run A:
==> flow/design.v <==
`timescale 1ns / 1ps
module division_float_32(clock, start, operand1, operand2, result, finish, illegal);
	input clock;  
	input start;  
	input [31:0] operand1, operand2;  
	output reg [31:0] result;  
	output reg finish;  
	output illegal;  
	reg [7:0] exponent;
	reg [23:0] significand1, significand2;
	reg [95:0] temp_operand1, temp_operand2;  
	reg [95:0] sub_result;
	reg [5:0] step;  
	always @(posedge clock) begin  
		if(start) begin
			significand1 = {1'b1, operand1[22:0]};
			significand2 = {1'b1, operand2[22:0]};
			temp_operand1 = {significand1, 24'b0};  
			temp_operand2 = {significand2, 48'b0};  
			finish = 0;
			step = 0;
		end
		if(step == 48) begin  
			sub_result = temp_operand1;  
			exponent = 127 + operand1[30:23] - operand2[30:23];
			if(sub_result[72:48] * 2 > significand2) begin
				sub_result = sub_result + 1;
			end
			if(sub_result[24]) begin
				result[22:0] = sub_result[23:1];
			end else begin
				exponent = exponent - 1;
				result[22:0] = sub_result[22:0];
			end
			if((127 + operand1[30:23]) < operand2[30:23]) begin
				exponent = 0;
			end
			result[31] = operand1[31] ^ operand2[31];
			result[30:23] = exponent;
			if(operand1 == 0) result = 0;
			finish = 1;
		end else begin  
			temp_operand1 = temp_operand1 << 1;  
			if (temp_operand1 >= temp_operand2) temp_operand1 = temp_operand1 - temp_operand2 + 1;
			step = step + 1;  
		end
	end
	assign illegal = (operand2 == 0) ? 1 : 0;  
endmodule
make LEC_CHECK=0 ABC_AREA=0 CAP_MARGIN=20 CELL_PAD_IN_SITES_DETAIL_PLACEMENT=0 CORE_ASPECT_RATIO=0.89 CORE_MARGIN=2 CORE_UTILIZATION=72 CTS_CLUSTER_SIZE=52 MAX_ROUTING_LAYER=met5 PLACE_DENSITY=0.65 SLEW_MARGIN=20 TNS_END_PERCENT=50 finish   # period 6.83 ns
run.sh (not shown) runs the stock make flow with config.mk's settings and CLKGATE_MAP_FILE=.
The final layout from run A, which completed every stage, passed the timing, DRC and antenna checks at the end of the flow.
The following lists how run B was set up differently from run A:
Settings: ABC_AREA: 0 -> unset; PLACE_DENSITY: 0.65 -> unset; TNS_END_PERCENT: 50 -> unset; MAX_ROUTING_LAYER: met5 -> unset; CORE_UTILIZATION: 72 -> 66; CELL_PAD_IN_SITES_DETAIL_PLACEMENT: 0 -> unset; CTS_CLUSTER_SIZE: 52 -> 62; CORE_ASPECT_RATIO: 0.89 -> unset; the clock period (ns, I/O delays scaled along): 6.83 -> 4.07.
[summary]
Run B did not finish; a tool error ended it in global routing.
Run B: pre-CTS setup slack is 1.38 ns lower than what run A reported.
Diff run A -> run B: synthesized cell count closely matched the old numbers, placed wire-length estimate increased by 9600 um relative to the old numbers, placed cell count increased by about 22% relative to the old numbers, synthesized-area fraction occupied by and/or/nand/nor cells closely matched the old numbers.
Input-level comparison between run C and run B:
Settings: SETUP_SLACK_MARGIN newly set to 0.76; CORE_UTILIZATION changed from 66 to 68; the clock period (ns, I/O delays scaled along) changed from 4.07 to 4.98.
- From run B to run C, maximum level of the CTS H-tree did not move at all.
- Between run C and run B, the difference in maximum count of clock buffers along a single path is negligible.
- The number of cells in the design after placement in run C sits about 13% below the value recorded for run B.
- Run C and run B ended up with nearly the same area share of and-or/or-and cells after synthesis.
- Run C reached the final stage; the timing, DRC and antenna checks on its layout passed.
- Changes observed in run C relative to run B: area of the placeable core lost about 3%; overall die width down 1.4%; floorplan row count went down; area of the chip shrank by 2.9%.


== yarrow ==
RTL: the design.v shown in full above, as it stands there.
clock: 5.05 ns
lec_check: 0
cap_margin: 20
core_margin: 2
core_utilization: 33
slew_margin: 20
yarrow | stages: all done | timing, DRC, antenna: all pass
--- input diff yarrow..violet ---
Settings: putting PLACE_DENSITY at 0.38 where nothing was set; putting ABC_AREA at 1 where nothing was set; swapping 33 for 68 in CORE_UTILIZATION; swapping 5.05 for 4.77 in the clock period (ns, I/O delays scaled along).
==> results <==
- Number of multi-input combinational cells was higher in violet than in yarrow.
- Going from yarrow to violet, sum of internal, switching and leakage power grew by a few percent.
- On die area: between violet and yarrow, it ends up lower for violet.
The inputs of cedar differ from those of violet as listed below.
Settings: removing ABC_AREA (formerly 1); changing CORE_UTILIZATION from 68 to 61; setting SETUP_SLACK_MARGIN to 0.86 for the first time; setting HOLD_SLACK_MARGIN to 0.29 for the first time; removing PLACE_DENSITY (formerly 0.38); changing the clock period (ns, I/O delays scaled along) from 4.77 to 2.94.
## What came out
cedar did not finish; the tool stopped in global routing with error GRT-0232. NOTE placeable core area violet->cedar decreased by a few percent. From violet to cedar the numbers moved as follows: chip area fell 2100 sq um, number of instances in the synthesized netlist fell 1570, post-synth design cell area fell 3800 sq um, number of cells upsized or downsized after cts rose 258, standard cell area after detailed placement rose 2300 sq um. Against violet as the reference, cedar delivers a lower horizontal extent of the die.
## Diff of input files: onyx against cedar
Settings: putting ABC_AREA at 1 where nothing was set; clearing HOLD_SLACK_MARGIN, which used to be 0.29; swapping 61 for 40 in CORE_UTILIZATION; swapping 0.86 for 1.48 in SETUP_SLACK_MARGIN; putting CTS_CLUSTER_DIAMETER at 202 where nothing was set; swapping 2.94 for 5.5 in the clock period (ns, I/O delays scaled along).
### Flow results
Diff cedar -> onyx | vertical die dimension | up by more than a quarter
Compared with cedar, onyx shows a higher synthesized area.
Compared with cedar, in onyx full die area rose by 78%; number of levels in the clock H-tree saw an increase.
onyx finished every step from synthesis to the final layout, and the layout passed the timing, DRC and antenna checks.
## Diff of input files: sierra against onyx
Settings: SETUP_SLACK_MARGIN no longer set, was 1.48; CORE_UTILIZATION now 68, was 40; PLACE_DENSITY now 0.41, previously not set; ABC_AREA no longer set, was 1; CTS_CLUSTER_DIAMETER no longer set, was 202; the clock period (ns, I/O delays scaled along) now 5.8, was 5.5.
--- outcome ---
Global-route wire length before repair (onyx / sierra): 1.5. Between sierra and onyx, number of global-route vias before repair is higher for onyx, sierra comes in under that. Between sierra and onyx, it is sierra whose data arrival time at the worst-slack endpoint is higher, by 1.21 ns. [compare] base=onyx new=sierra: met3 layer wire length in the routed design rose by about 11%; part of the total power dissipated in combinational logic down 5.0 points. Comparing sierra and onyx, share of total power in the clock network is lower on onyx. sierra vs onyx, mean area per synthesized cell went up by 2.0 sq um. Higher required time at the endpoint of the critical path among sierra and onyx: sierra. sierra vs. onyx: clock buffer and inverter area fraction after layout went up by 0.35 points.
Changes in harbor relative to sierra:
Settings: swapping 68 for 40 in CORE_UTILIZATION; clearing PLACE_DENSITY, which used to be 0.41; swapping 5.8 for 5.5 in the clock period (ns, I/O delays scaled along).
==> comparison <==
Changes observed in harbor relative to sierra: post-route cell area climbed 730 sq um; critical-path maximum fanout dropped 18%. Summary of harbor over sierra: area of the multi-input gates shows no meaningful change; all-layer global routing usage saw a decrease.


== v47 ==
// division_float_32: RTL as listed in full above, without the edits since
==> flow/config.mk <==
export PLATFORM = sky130hd
export DESIGN_NAME = division_float_32
export DESIGN_NICKNAME = division_float_32
export VERILOG_FILES = /design/flow/design.v
export SDC_FILE = /design/flow/constraint.sdc
export NUM_CORES = 4
export LEC_CHECK = 0
export CAP_MARGIN = 20
export CORE_MARGIN = 2
export CORE_UTILIZATION = 69
export CTS_CLUSTER_SIZE = 25
export SETUP_SLACK_MARGIN = 0.97
export SLEW_MARGIN = 20
==> flow/constraint.sdc <==
create_clock -name core_clock -period 4.96 [get_ports {clock}]
set_input_delay 0.9920 -clock core_clock [delete_from_list [all_inputs] [get_ports {clock}]]
set_output_delay 0.9920 -clock core_clock [all_outputs]
set_load 0.01 [all_outputs]
Status(v47) = ERROR, stage = global routing (5_1_grt)
diff inputs: v47 => v46
- setting CTS_CLUSTER_DIAMETER to 400 for the first time
- setting PLACE_DENSITY_LB_ADDON to 0.09 for the first time
- setting ABC_AREA to 1 for the first time
- removing SETUP_SLACK_MARGIN (formerly 0.97)
- changing CAP_MARGIN from 20 to 0
- changing CORE_UTILIZATION from 69 to 72
- changing CTS_CLUSTER_SIZE from 25 to 10
- changing the clock period (ns, I/O delays scaled along) from 4.96 to 4.77
Results
- Both conditions hold for v46: the flow ran to the end and the final layout passed the timing, DRC and antenna checks.
- Compared with v47, in v46 HPWL reported at the end of detailed placement increased 20000 µm, area after synthesis increased about 18%, xor and xnor fraction of the mapped netlist area decreased 2.5 points, floorplan die height increased 6.3%, area of the synthesized netlist per yosys stat increased 3800 µm².
- Sort v46 and v47 by width of the die, ascending, and v47 comes first.
- In v46 relative to v47, number of placement rows had gone up by a few percent.
### v46 -> v14
- CORE_UTILIZATION: 72 -> 66
- CTS_CLUSTER_SIZE: 10 -> unset
- CAP_MARGIN: 0 -> 20
- CTS_CLUSTER_DIAMETER: 400 -> unset
- ABC_AREA: 1 -> unset
- PLACE_DENSITY_LB_ADDON: 0.09 -> unset
- the clock period (ns, I/O delays scaled along): 4.77 -> 4.07
[summary]
v46 and v14: one clean run, v46; the rest did not finish clean. Area of the die on v14 is ahead of v46. Post-synthesis instance area | v14 below v46. The run showing the smaller post-synthesis compound-gate area fraction is v46.
Here is what was changed in the inputs of v22 compared with v14.
- CORE_UTILIZATION changed from 66 to 58
- SETUP_SLACK_MARGIN newly set to 1.13
Notes after the runs:
- v22 finished every stage; the final checks, however, were not passed, the failures being negative setup slack.
- v14 terminated abnormally: global routing (5_1_grt) reported GRT-0232.
- Die: v22 bigger than v14
- Comparing v22 against v14, there is no change at all in yosys stat chip area.
- The clock net sink count was comparable across v14 and v22.
- Delta (v22 minus v14): post-place setup slack now smaller, final weighted congestion in routability-driven placement decreased 0.047, number of instances in the placed design went up 143.
Power is estimated from default activity; no workload was simulated.
